Design lidar_system_top, start of the top module:
module lidar_system_top (
    input  wire clk,
    input  wire rst,
    input  wire rx,      
    output wire tx,      
    output wire [15:0] dbg_max_idx,
    output wire [15:0] dbg_min_idx,
    output wire [15:0] dbg_max_dist,
    output wire [15:0] dbg_min_dist,
    output wire [15:0] dbg_obs_alert,
    output wire [15:0] dbg_max_angle,
    output wire [15:0] dbg_min_angle,
    output wire        dbg_angle_done
);
    wire [7:0] rx_data;
    wire       rx_valid;
    RxD u_rxd (
        .clk(clk),
        .rx(rx),
        .rst(rst),
        .data(rx_data),
        .data_valid(rx_valid)
    );
    wire [15:0] max_idx, min_idx, max_dist, min_dist, obs_alert;
    wire [15:0] max_angle, min_angle;
    wire        angle_done;
    distance_process u_dp (
        .clk(clk),
        .rst(rst),
        .data_in(rx_data),
        .data_valid(rx_valid),
        .max_idx(max_idx),
        .min_idx(min_idx),
        .max_dist(max_dist),
  ...
export LEC_CHECK = 0
export CAP_MARGIN = 40
export CORE_ASPECT_RATIO = 0.69
export CORE_MARGIN = 2
export CORE_UTILIZATION = 72
export GPL_ROUTABILITY_DRIVEN = 0
export GPL_TIMING_DRIVEN = 1
export HOLD_SLACK_MARGIN = -0.1
export PLACE_DENSITY = 0.64
export SLEW_MARGIN = 20
export TNS_END_PERCENT = 5
create_clock -name core_clock -period 6.45 [get_ports {clk}]
run.sh (not shown) runs the stock make flow with config.mk's settings and CLKGATE_MAP_FILE=.
The first run finished but fails on negative setup slack.
Rerun with:
ABC_AREA = 1   (was default)
CAP_MARGIN = 10   (was 40)
CORE_ASPECT_RATIO = default   (was 0.69)
GPL_ROUTABILITY_DRIVEN = default   (was 0)
GPL_TIMING_DRIVEN = default   (was 1)
HOLD_SLACK_MARGIN = default   (was -0.1)
PLACE_DENSITY = 0.66   (was 0.64)
TNS_END_PERCENT = default   (was 5)
clock period = 6.8 ns   (was 6.45 ns; I/O delays follow)
Effect:
- The changed run reached the layout checks and failed them: negative setup slack
- via count goes up by 15%
- global-route usage goes up by 5.0 points
- core utilization goes up by 2.0 points
- total power goes up by about 2%
- non-clock buffer count goes down by 113
Rerun with:
CAP_MARGIN = 20   (was 10)
CTS_CLUSTER_DIAMETER = 252   (was default)
PLACE_DENSITY = 0.41   (was 0.66)
SETUP_SLACK_MARGIN = -0.37   (was default)
clock period = 6.47 ns   (was 6.8 ns; I/O delays follow)
Effect:
- The changed run never finished: it broke off in global routing, error ODB-0269
- area after synthesis does not change
- die size does not change
- synthesized cell count stays the same
Rerun with:
CTS_CLUSTER_DIAMETER = default   (was 252)
PLACE_DENSITY = default   (was 0.41)
PLACE_DENSITY_LB_ADDON = 0.25   (was default)
SETUP_SLACK_MARGIN = 1.91   (was -0.37)
clock period = 7.69 ns   (was 6.47 ns; I/O delays follow)
The new run ran to the end with violations: negative setup slack. Area after synthesis stays the same. Die area stays the same. Synthesized cell count stays the same.
Rerun with:
ABC_AREA = default   (was 1)
PLACE_DENSITY = 0.36   (was default)
PLACE_DENSITY_LB_ADDON = default   (was 0.25)
SETUP_SLACK_MARGIN = default   (was 1.91)
clock period = 10.5 ns   (was 7.69 ns; I/O delays follow)
Result:
- With this change the flow passed the timing, DRC and antenna checks
- count of clock-buffer cells in the layout shrinks by 1
- synthesized cell count shrinks by roughly a tenth
- fmax shrinks by about a fifth
- routed wire length shrinks by about a fifth
- utilization shrinks by 7.5 points


== exp/umber ==
lidar_system_top again, from the RTL that the note above started with.
==> flow/config.mk <==
export PLATFORM = sky130hd
export DESIGN_NAME = lidar_system_top
export DESIGN_NICKNAME = lidar_system_top
export VERILOG_FILES = /design/flow/design.v
export SDC_FILE = /design/flow/constraint.sdc
export NUM_CORES = 4
export LEC_CHECK = 0
export CAP_MARGIN = 40
export CORE_ASPECT_RATIO = 0.5
export CORE_MARGIN = 2
export CORE_UTILIZATION = 72
export CTS_CLUSTER_SIZE = 90
export GPL_ROUTABILITY_DRIVEN = 0
export GPL_TIMING_DRIVEN = 1
export MAX_ROUTING_LAYER = met4
export PLACE_DENSITY_LB_ADDON = 0.06
export SETUP_SLACK_MARGIN = 1.76
export SLEW_MARGIN = 20
export TNS_END_PERCENT = 5
==> flow/constraint.sdc <==
create_clock -name core_clock -period 6.96 [get_ports {clk}]
set_input_delay 1.3920 -clock core_clock [delete_from_list [all_inputs] [get_ports {clk}]]
set_output_delay 1.3920 -clock core_clock [all_outputs]
set_load 0.01 [all_outputs]
Nothing crashed in exp/umber and all stages finished; the problem is that the final layout failed, the offending checks being setup timing.
Inputs modified between exp/umber and exp/pepper:
Settings: removing CORE_ASPECT_RATIO (formerly 0.5); removing PLACE_DENSITY_LB_ADDON (formerly 0.06); removing TNS_END_PERCENT (formerly 5); removing GPL_ROUTABILITY_DRIVEN (formerly 0); removing GPL_TIMING_DRIVEN (formerly 1); removing MAX_ROUTING_LAYER (formerly met4); setting PLACE_DENSITY to 0.6 for the first time; changing CORE_UTILIZATION from 72 to 40; removing SETUP_SLACK_MARGIN (formerly 1.76); changing CAP_MARGIN from 40 to 20; removing CTS_CLUSTER_SIZE (formerly 90); changing the clock period (ns, I/O delays scaled along) from 6.96 to 10.0.
Findings:
- exp/pepper: no failed stages, no open violations at the end
- Status exp/umber: flow complete, layout not clean - setup timing
- [compare] base=exp/umber new=exp/pepper: met2 wire length -5.5%, non-clock buffer count -647, sequential share of layout area +1.4 points.
Relative to exp/pepper, the following input files were edited for exp/violet:
Settings: CORE_MARGIN changed from 2 to 10; PLACE_DENSITY changed from 0.6 to 0.63; SETUP_SLACK_MARGIN newly set to 2.55; MIN_ROUTING_LAYER newly set to met2; CELL_PAD_IN_SITES_GLOBAL_PLACEMENT newly set to 1; ABC_AREA newly set to 1; GPL_ROUTABILITY_DRIVEN newly set to 0; CORE_UTILIZATION changed from 40 to 50; CELL_PAD_IN_SITES_DETAIL_PLACEMENT newly set to 2; CORE_ASPECT_RATIO newly set to 1.48.
## What came out
FAIL exp/violet @ detailed placement: tool exited with error
Die: exp/violet smaller than exp/pepper
For number of core rows, dividing the value from exp/violet by the value from exp/pepper gives 1.09.
Average cell area after synthesis was higher in exp/pepper than in exp/violet.
Synthesized area was lower in exp/pepper than in exp/violet.
Compared to exp/pepper, exp/violet has placeable core region 20% lower.
exp/pepper has a higher xor-xnor portion of the synthesized cell area than exp/violet.
The arithmetic-cell share of the synthesized area counting full adders, half adders and majority gates of exp/violet falls short of that of exp/pepper by 0.25 points.
exp/violet vs exp/pepper: chip width down by more than 10%
Starting density of the core: exp/violet > exp/pepper
[inputs] exp/delta vs exp/violet
Settings: MIN_ROUTING_LAYER: met2 -> unset; SETUP_SLACK_MARGIN: 2.55 -> unset; ABC_AREA: 1 -> unset; GPL_ROUTABILITY_DRIVEN: 0 -> unset; CELL_PAD_IN_SITES_GLOBAL_PLACEMENT: 1 -> unset; PLACE_DENSITY: 0.63 -> 0.36; CORE_MARGIN: 10 -> 2; CORE_UTILIZATION: 50 -> 68; CELL_PAD_IN_SITES_DETAIL_PLACEMENT: 2 -> unset; CORE_ASPECT_RATIO: 1.48 -> unset; the clock period (ns, I/O delays scaled along): 10.0 -> 5.06.
[summary]
exp/delta and exp/violet: no clean run. exp/violet → exp/delta: number of port buffers essentially unchanged; area after synthesis moved down; initial core utilization moved up; total number of placement rows fell by 43; overall die width now sits lower. Changes observed in exp/delta relative to exp/violet: chip area from the yosys synthesis statistics went down by 350 µm²; arithmetic-cell share of the synthesized area counting full adders, half adders and majority gates picked up an extra 0.25 points.
[inputs] exp/cedar vs exp/delta
Settings: PLACE_DENSITY no longer set, was 0.36; CORE_UTILIZATION now 57, was 68; the clock period (ns, I/O delays scaled along) now 5.15, was 5.06.
### Flow results
No crash in exp/cedar: every stage finished, but the layout fails its final checks due to setup timing. Diff exp/delta -> exp/cedar | share of the clock period used by the worst path | decrease of 4.0 points. Number of cells upsized or downsized after cts came out higher on exp/cedar than on exp/delta. exp/cedar vs. exp/delta: height of the die went up by 26 µm. Looking at routed wire length, exp/cedar sits below exp/delta.
### exp/cedar -> exp/garnet
Settings: CORE_UTILIZATION now 72, was 57; PLACE_DENSITY now 0.41, previously not set; ABC_AREA now 1, previously not set; CTS_CLUSTER_DIAMETER now 252, previously not set; the clock period (ns, I/O delays scaled along) now 6.58, was 5.15.
==> results <==
Completing all stages was not enough for exp/garnet: its layout failed the final checks because of setup timing.
Worst vdd rail ir drop ends up higher on exp/cedar.
For the worst-path maximum fanout, exp/garnet came in 4 higher than exp/cedar did.
Against exp/cedar, leakage component of the power in exp/garnet came out worse.
exp/garnet against exp/cedar: wire length moved up; global-route usage grew by 16 points.
Compare exp/garnet and exp/cedar | fmax lower: exp/cedar
Synthesized cell count: exp/garnet > exp/cedar
exp/garnet vs exp/cedar — non-clock buffer area fraction after layout dropped 2.2 points.
On worst-case setup slack after placement: exp/garnet sits above exp/cedar.
exp/garnet — detailed-routing wirelength on met1 6.1 mm lower, exp/cedar as reference
Power and IR drop assume default switching activity.
